==> inputs of pepper <==
Design mm_gcd, start of the top module:
module mm_gcd (
    clock,
    reset,
    a,
    b,
    c,
    start,
    finished
);
make LEC_CHECK=0 ABC_AREA=1 CAP_MARGIN=0 CORE_MARGIN=2 CORE_UTILIZATION=72 CTS_CLUSTER_SIZE=99 PLACE_DENSITY=0.38 SLEW_MARGIN=20 TNS_END_PERCENT=10 finish   # period 2.49 ns
run.sh (not shown) runs the stock make flow with config.mk's settings and CLKGATE_MAP_FILE=.
==> umber (differences from pepper) <==
==> flow/config.mk (replaced) <==
export PLATFORM = sky130hd
export DESIGN_NAME = mm_gcd
export DESIGN_NICKNAME = mm_gcd
export VERILOG_FILES = /design/flow/design.v
export SDC_FILE = /design/flow/constraint.sdc
export NUM_CORES = 4
export LEC_CHECK = 0
export CAP_MARGIN = 20
export CORE_ASPECT_RATIO = 0.5
export CORE_MARGIN = 2
export CORE_UTILIZATION = 40
export SETUP_SLACK_MARGIN = 0.93
export SLEW_MARGIN = 20
export TNS_END_PERCENT = 15
==> flow/constraint.sdc (replaced) <==
create_clock -name core_clock -period 5.0 [get_ports {clock}]
set_input_delay 1.0000 -clock core_clock [delete_from_list [all_inputs] [get_ports {clock}]]
set_output_delay 1.0000 -clock core_clock [all_outputs]
set_load 0.01 [all_outputs]
==> maple (differences from pepper) <==
==> flow/config.mk (replaced) <==
export PLATFORM = sky130hd
export DESIGN_NAME = mm_gcd
export DESIGN_NICKNAME = mm_gcd
export VERILOG_FILES = /design/flow/design.v
export SDC_FILE = /design/flow/constraint.sdc
export NUM_CORES = 4
export LEC_CHECK = 0
export CAP_MARGIN = 20
export CORE_MARGIN = 2
export CORE_UTILIZATION = 72
export CTS_CLUSTER_DIAMETER = 36
export CTS_CLUSTER_SIZE = 50
export PLACE_DENSITY_LB_ADDON = 0.04
export SLEW_MARGIN = 20
==> flow/constraint.sdc (replaced) <==
create_clock -name core_clock -period 4.7 [get_ports {clock}]
set_input_delay 0.9400 -clock core_clock [delete_from_list [all_inputs] [get_ports {clock}]]
set_output_delay 0.9400 -clock core_clock [all_outputs]
set_load 0.01 [all_outputs]
==> tundra (differences from pepper) <==
==> flow/config.mk (replaced) <==
export PLATFORM = sky130hd
export DESIGN_NAME = mm_gcd
export DESIGN_NICKNAME = mm_gcd
export VERILOG_FILES = /design/flow/design.v
export SDC_FILE = /design/flow/constraint.sdc
export NUM_CORES = 4
export LEC_CHECK = 0
export CAP_MARGIN = 20
export CORE_MARGIN = 2
export CORE_UTILIZATION = 40
export CTS_CLUSTER_DIAMETER = 186
export CTS_CLUSTER_SIZE = 100
export SLEW_MARGIN = 20
export TNS_END_PERCENT = 10
==> flow/constraint.sdc (replaced) <==
create_clock -name core_clock -period 5.0 [get_ports {clock}]
set_input_delay 1.0000 -clock core_clock [delete_from_list [all_inputs] [get_ports {clock}]]
set_output_delay 1.0000 -clock core_clock [all_outputs]
set_load 0.01 [all_outputs]
==> comparison <==
pepper finished but failed the layout checks on setup timing. umber finished clean. maple finished with timing, DRC and antenna clean. tundra completed with no timing, DRC or antenna violations.
Wire length: pepper > umber > tundra > maple.
Between maple and pepper, the lower worst setup slack is in pepper (gap 0.97 ns).
Non-clock buffer count: pepper > maple > umber > tundra.
Between umber and pepper, the lower synthesized cell count is in umber (gap about 34%, measured against pepper).
Final cell count, lowest first: maple, tundra, umber, pepper.
Of tundra and maple, tundra has the higher maximum frequency (gap 3.3%, measured against maple).
The highest global-route usage belongs to pepper, the lowest to tundra.
Against pepper, the critical path depth of umber is lower by 3.

---

==> run C: inputs <==
Starting RTL as in the previous note.
clock: 2.35 ns
lec_check: 0
abc_area: 1
cap_margin: 20
cell_pad_in_sites_global_placement: 1
core_aspect_ratio: 0.79
core_margin: 3
core_utilization: 26
cts_cluster_size: 30
gpl_timing_driven: 0
max_routing_layer: met4
min_routing_layer: met1
place_density: 0.61
setup_slack_margin: -0.06
slew_margin: 15
tns_end_percent: 65
==> run X: changes against run C <==
ABC_AREA = not set   (was 1)
CELL_PAD_IN_SITES_GLOBAL_PLACEMENT = not set   (was 1)
CORE_ASPECT_RATIO = not set   (was 0.79)
CORE_MARGIN = 2   (was 3)
CORE_UTILIZATION = 40   (was 26)
CTS_CLUSTER_SIZE = not set   (was 30)
GPL_TIMING_DRIVEN = not set   (was 0)
MAX_ROUTING_LAYER = not set   (was met4)
MIN_ROUTING_LAYER = not set   (was met1)
PLACE_DENSITY = not set   (was 0.61)
SETUP_SLACK_MARGIN = not set   (was -0.06)
SLEW_MARGIN = 20   (was 15)
TNS_END_PERCENT = not set   (was 65)
==> flow/constraint.sdc (replaced) <==
create_clock -name core_clock -period 3.8 [get_ports {clock}]
set_input_delay 0.7600 -clock core_clock [delete_from_list [all_inputs] [get_ports {clock}]]
set_output_delay 0.7600 -clock core_clock [all_outputs]
set_load 0.01 [all_outputs]
==> run B: changes against run C <==
CELL_PAD_IN_SITES_GLOBAL_PLACEMENT = not set   (was 1)
CORE_UTILIZATION = 45   (was 26)
MIN_ROUTING_LAYER = met2   (was met1)
SETUP_SLACK_MARGIN = not set   (was -0.06)
TNS_END_PERCENT = not set   (was 65)
==> run A: changes against run C <==
ABC_AREA = not set   (was 1)
CELL_PAD_IN_SITES_GLOBAL_PLACEMENT = not set   (was 1)
CORE_ASPECT_RATIO = 0.94   (was 0.79)
CORE_MARGIN = 2   (was 3)
CORE_UTILIZATION = 69   (was 26)
CTS_CLUSTER_DIAMETER = 169   (was not set)
CTS_CLUSTER_SIZE = 53   (was 30)
GPL_TIMING_DRIVEN = 1   (was 0)
SETUP_SLACK_MARGIN = not set   (was -0.06)
SLEW_MARGIN = 20   (was 15)
TNS_END_PERCENT = not set   (was 65)
==> flow/constraint.sdc (replaced) <==
create_clock -name core_clock -period 3.06 [get_ports {clock}]
set_input_delay 0.6120 -clock core_clock [delete_from_list [all_inputs] [get_ports {clock}]]
set_output_delay 0.6120 -clock core_clock [all_outputs]
set_load 0.01 [all_outputs]
==> results.txt <==
Physical implementation status

The run finished with no timing, DRC or antenna violations. The worst slew slack as a fraction of its limit stands at between 40% and 50%. The worst-case setup slack after placement stands at about 0.46 ns.

The initial detailed-routing violation count stands at about 660.

The floorplan-stage core utilization stands at about two fifths. For the worst flop-to-flop path, the logic depth is 13.
[end of results for run X]
==> results.txt <==
Physical design

The tool reported: "[ERROR GRT-0116] Global routing finished with congestion. Check the congestion regions in the DRC Viewer". STA on the placed design reports a worst setup slack of -0.5261 ns. In the synthesized netlist, mux cells make up 0% of the area. Before placement the cells fill 46.39% of the core. The cell count in the Yosys report stands at 1509. The run stopped with a tool error. The stage where the run came to a stop is 5_1_grt.

In this run the biggest area consumer among cell types represents between 20% and 30% of the synthesized area.
[end of results for run B]
==> results.txt <==
Physical implementation status

The run finished, with violations left. A clean result was blocked by setup timing. The final tally of setup violations stands at 5. The setup slack after layout stands at -0.02013 ns. The initial detailed-routing violation count stands at approximately 670.

Prior to clock tree synthesis, the placed netlist has a worst setup slack of -0.5462 ns. The number of cell instances on the worst register-to-register path stands at 17.
[end of results for run C]
==> results.txt <==
Physical implementation status

The flow ran to the end, but the layout failed its checks. The reasons given for failing layout checks are setup timing. The end-of-flow timing check tallies setup violations at 28.

The pre-CTS setup check shows a worst slack of -0.3695 ns. After layout, the worst setup slack is -0.3188 ns. The number of cell instances on the worst register-to-register path stands at 12.
[end of results for run A]
